Design processor, start of the top module:
module processor
(
	input wire clk_i,
	input wire rst_i,
	input wire stall_i,
	output wire [31:0] addr_o,
	input wire [31:0] data_i,
	output wire [31:0] data_o,
	output wire [3:0] data_w_o,
	output wire [2:0] data_mode_o,
	input wire [7:0] extio_in,
	output wire [7:0] extio_out
);
For scale: roughly 4800 cells after synthesis, roughly 830 flip-flops, roughly 120 I/O pins, about 0.054 sq mm of cells after synthesis.
Settings: LEC_CHECK=0, CAP_MARGIN=20, CORE_MARGIN=2, CORE_UTILIZATION=72, CTS_CLUSTER_DIAMETER=67, CTS_CLUSTER_SIZE=35, GPL_ROUTABILITY_DRIVEN=1, MAX_ROUTING_LAYER=met5, MIN_ROUTING_LAYER=met1, PLACE_DENSITY_LB_ADDON=0.29, SETUP_SLACK_MARGIN=-1.23, SLEW_MARGIN=20, TNS_END_PERCENT=10; clock period 12.8 ns.
run.sh (not shown) runs the stock make flow with config.mk's settings and CLKGATE_MAP_FILE=.
The starting point died in global routing.
==> next run, changes <==
- CORE_UTILIZATION: 72 -> 61
- CTS_CLUSTER_DIAMETER: 67 -> 33
- CTS_CLUSTER_SIZE: 35 -> default
- PLACE_DENSITY: default -> 0.62
- PLACE_DENSITY_LB_ADDON: 0.29 -> default
- SETUP_SLACK_MARGIN: -1.23 -> 1.72
- clock period: 12.8 -> 6.61 ns (I/O delays scaled with it)
After rerunning: The changed run failed in global routing on GRT-0232; synthesized cell count does not change; synthesized area does not change; die area went up by 18%.

========
== v8 ==
processor again, from the RTL that the note above started with.
## processor
module processor
(
	input wire clk_i,
	input wire rst_i,
	input wire stall_i,
	output wire [31:0] addr_o,
	input wire [31:0] data_i,
	output wire [31:0] data_o,
	output wire [3:0] data_w_o,
	output wire [2:0] data_mode_o,
	input wire [7:0] extio_in,
	output wire [7:0] extio_out
);
export LEC_CHECK = 0
export ABC_AREA = 1
export CAP_MARGIN = 15
export CELL_PAD_IN_SITES_DETAIL_PLACEMENT = 1
export CELL_PAD_IN_SITES_GLOBAL_PLACEMENT = 1
export CORE_ASPECT_RATIO = 0.77
export CORE_MARGIN = 2
export CORE_UTILIZATION = 38
export GPL_ROUTABILITY_DRIVEN = 0
export GPL_TIMING_DRIVEN = 0
export HOLD_SLACK_MARGIN = 0.09
export MAX_ROUTING_LAYER = met4
export SLEW_MARGIN = 20
export TNS_END_PERCENT = 90
create_clock -name core_clock -period 12.0 [get_ports {clk_i}]
Finished, but not clean: v8, with negative setup slack.
Changes in v4 relative to v8:
Settings: CORE_UTILIZATION now 40, was 38; CELL_PAD_IN_SITES_GLOBAL_PLACEMENT no longer set, was 1; CELL_PAD_IN_SITES_DETAIL_PLACEMENT no longer set, was 1; MAX_ROUTING_LAYER no longer set, was met4; HOLD_SLACK_MARGIN no longer set, was 0.09; TNS_END_PERCENT no longer set, was 90; CAP_MARGIN now 20, was 15; GPL_ROUTABILITY_DRIVEN no longer set, was 0; GPL_TIMING_DRIVEN no longer set, was 0; ABC_AREA no longer set, was 1; CORE_ASPECT_RATIO no longer set, was 0.77; the clock period (ns, I/O delays scaled along) now 11.9, was 12.0.
[summary]
v4 completed end to end with timing, DRC and antenna clean. On core area: between v8 and v4, it ends up lower for v4. Re die outline area: v4 is 0.011 mm^2 down on v8. For the slack of the critical path, v4 came in 0.52 ns higher than v8 did. v4 vs v8, final tally of setup violations went down by 1. In the reports for v8 and v4, the larger routed wire length belongs to v8. Relative to v8, the sequential power of v4 is lower by about 4%.
> inputs changed (v4 -> v34)
Settings: setting CELL_PAD_IN_SITES_GLOBAL_PLACEMENT to 1 for the first time; setting ABC_AREA to 1 for the first time; setting MAX_ROUTING_LAYER to met4 for the first time; changing the clock period (ns, I/O delays scaled along) from 11.9 to 12.0.
### Flow results
v34 has completed all stages; timing, DRC and antenna checks passed.
v4: no failed stages, no open violations at the end
Clock buffer and inverter area fraction after layout of v4 is on par with v34.
[v34] synthesized area rose 0.0013 mm^2 relative to v4
v34 vs v4, end point of the critical path: data_w_o[0] vs data_w_o[2]
Summary of v34 over v4: via count of the first global-routing pass saw an increase; clock tree buffer count of the final layout now sits higher; setup slack went down; count of inverters other than clock inverters in the layout picked up an extra 749.
What v5 does differently from v34 at the input level:
Settings: CAP_MARGIN now 15, was 20; CELL_PAD_IN_SITES_DETAIL_PLACEMENT now 2, previously not set.
==> comparison <==
Side by side, sum of met2 wire segment lengths after detailed routing turned out higher in v5 than in v34.
In v5 the max-slew headroom at the worst pin turned out 1.6 points lower than in v34.
Minimum clock period: lower on v34
Compared with v34, v5 has less setup slack.

========
processor again, from the RTL that the note above started with.
Settings: LEC_CHECK=0, CAP_MARGIN=20, CORE_MARGIN=2, CORE_UTILIZATION=72, CTS_CLUSTER_DIAMETER=28, CTS_CLUSTER_SIZE=32, PLACE_DENSITY_LB_ADDON=0.2, SETUP_SLACK_MARGIN=1.24, SLEW_MARGIN=40; clock period 4.41 ns.
The first run aborted during clock tree synthesis (4_1_cts).
Change:
- CORE_UTILIZATION: 72 -> 23
- CTS_CLUSTER_DIAMETER: 28 -> not set
- CTS_CLUSTER_SIZE: 32 -> not set
- PLACE_DENSITY_LB_ADDON: 0.2 -> not set
- SETUP_SLACK_MARGIN: 1.24 -> not set
- SLEW_MARGIN: 40 -> 20
- clock period: 4.41 -> 11.9 ns (I/O delays scaled with it)
=> The changed run passed the timing, DRC and antenna checks. Area after synthesis does not change. Synthesized cell count does not change. Die area went up to 3.1 times its value.

========
## job 101
processor again, from the RTL that the note above started with.
// processor
module processor
(
	input wire clk_i,
	input wire rst_i,
	input wire stall_i,
	output wire [31:0] addr_o,
	input wire [31:0] data_i,
	output wire [31:0] data_o,
	output wire [3:0] data_w_o,
	output wire [2:0] data_mode_o,
	input wire [7:0] extio_in,
	output wire [7:0] extio_out
);
export LEC_CHECK = 0
export ABC_AREA = 1
export CAP_MARGIN = 20
export CELL_PAD_IN_SITES_DETAIL_PLACEMENT = 1
export CELL_PAD_IN_SITES_GLOBAL_PLACEMENT = 1
export CORE_ASPECT_RATIO = 0.77
export CORE_MARGIN = 2
export CORE_UTILIZATION = 38
export CTS_CLUSTER_DIAMETER = 186
export GPL_ROUTABILITY_DRIVEN = 1
export GPL_TIMING_DRIVEN = 0
export HOLD_SLACK_MARGIN = 0.09
export MAX_ROUTING_LAYER = met4
export PLACE_DENSITY_LB_ADDON = 0.13
export SETUP_SLACK_MARGIN = 0.75
export SLEW_MARGIN = 20
export TNS_END_PERCENT = 90
create_clock -name core_clock -period 15.0 [get_ports {clk_i}]
For job 102, these inputs were changed with respect to job 101:
- a deleted GPL_ROUTABILITY_DRIVEN that had been 1
- a deleted SETUP_SLACK_MARGIN that had been 0.75
- a deleted CTS_CLUSTER_DIAMETER that had been 186
- a deleted ABC_AREA that had been 1
- a deleted HOLD_SLACK_MARGIN that had been 0.09
- a deleted CELL_PAD_IN_SITES_DETAIL_PLACEMENT that had been 1
- a deleted MAX_ROUTING_LAYER that had been met4
- a deleted TNS_END_PERCENT that had been 90
- a change of CORE_UTILIZATION from 38 to 40
- a deleted CORE_ASPECT_RATIO that had been 0.77
- a deleted CELL_PAD_IN_SITES_GLOBAL_PLACEMENT that had been 1
- a deleted PLACE_DENSITY_LB_ADDON that had been 0.13
- a deleted GPL_TIMING_DRIVEN that had been 0
- a change of the clock period (ns, I/O delays scaled along) from 15.0 to 15.4
[summary]
- Cell area after placement on job 102 is down relative to job 101.
- NOTE footprint of the multi-input gates job 101->job 102 increased by a little under 10%
- Between job 102 and job 101, the adder-cell area share of the yosys netlist figures differ only marginally.
- Hold violation total from the final report came out exactly the same in job 102 and job 101.
- Run comparison: job 102 destination of the critical timing path data_w_o[3]; job 101 destination of the critical timing path data_w_o[0]
- Higher synthesized cell count goes to job 101 over job 102.
- Lower fill cell instance count of the final layout goes to job 102 over job 101.
- Layout buffer count excluding clock buffers was lower in the run labelled job 102.
- Diff job 101 -> job 102 | routed length on met1 | down by more than a quarter
- Delta (job 102 minus job 101): total wire length after detailed routing moved down, number of clock buffers in the layout went down 7.
Modified inputs, job 103 compared to job 102
- a change of SLEW_MARGIN from 20 to 5
- a change of CAP_MARGIN from 20 to 25
- a change of the clock period (ns, I/O delays scaled along) from 15.4 to 12.0
==> results <==
- Job 103 went all the way through the flow, and no timing, DRC or antenna check failed.
- The higher clock skew of job 102 and job 103 is in job 103.
- Diff job 103..job 102 | number of enable flip-flop cells | unchanged
- The final reports for job 103 and job 102 show placement-stage cell area higher in the former.
- Fraction of power consumed by combinational cells, job 102 and job 103, lower one = job 103.
- Compared with job 102, in job 103 clock network fraction of total power now sits higher; switching fraction of total power ~0 delta; global-route usage climbed 0.19 points.
### job 103 -> job 104
- CORE_UTILIZATION: 40 -> 57
- CAP_MARGIN: 25 -> 20
- SLEW_MARGIN: 5 -> 20
- CTS_CLUSTER_SIZE: unset -> 99
- the clock period (ns, I/O delays scaled along): 12.0 -> 7.07
==> comparison <==
STATUS run=job 104 STAGES=ALL_DONE FINAL_CHECKS=FAILED CAUSE=negative setup slack. Changes observed in job 104 relative to job 103: global-route usage climbed 17 points; wire length has increased; area added between synthesis and finish higher; total of plain and repair buffers excluding clock buffers climbed about 200%. Job 104 ends up with a post-detailed-placement cell area that is about 9% higher than in job 103. Compared with job 103, in job 104 worst setup slack lower, critical path depth rose 5, total power shows an increase of 79%. Final cell count came out higher on job 104 than on job 103.

========
processor again, from the RTL that the note above started with.
Settings: LEC_CHECK=0, CAP_MARGIN=20, CORE_MARGIN=2, CORE_UTILIZATION=65, CTS_CLUSTER_DIAMETER=32, HOLD_SLACK_MARGIN=0.3, MAX_ROUTING_LAYER=met4, SETUP_SLACK_MARGIN=1.98, SLEW_MARGIN=20; clock period 9.79 ns.
The baseline never finished: it broke off in global routing.
==> next run, changes <==
CORE_UTILIZATION = 44   (was 65)
CTS_CLUSTER_DIAMETER = default   (was 32)
HOLD_SLACK_MARGIN = default   (was 0.3)
MAX_ROUTING_LAYER = default   (was met4)
SETUP_SLACK_MARGIN = default   (was 1.98)
clock period = 8.89 ns   (was 9.79 ns; I/O delays follow)
=>
- With this change the flow finished but failed the layout checks on setup timing
- die area came out higher by about 47%
- area after synthesis stays the same
- synthesized cell count does not change
==> next run, changes <==
CORE_UTILIZATION = 70   (was 44)
MAX_ROUTING_LAYER = met4   (was default)
clock period = 8.72 ns   (was 8.89 ns; I/O delays follow)
The changed run failed in global routing. Synthesized cell count does not change. Area after synthesis does not change. Die area drops by well over a third.
Power figures rest on the tool's default switching activity, not on a simulated workload.
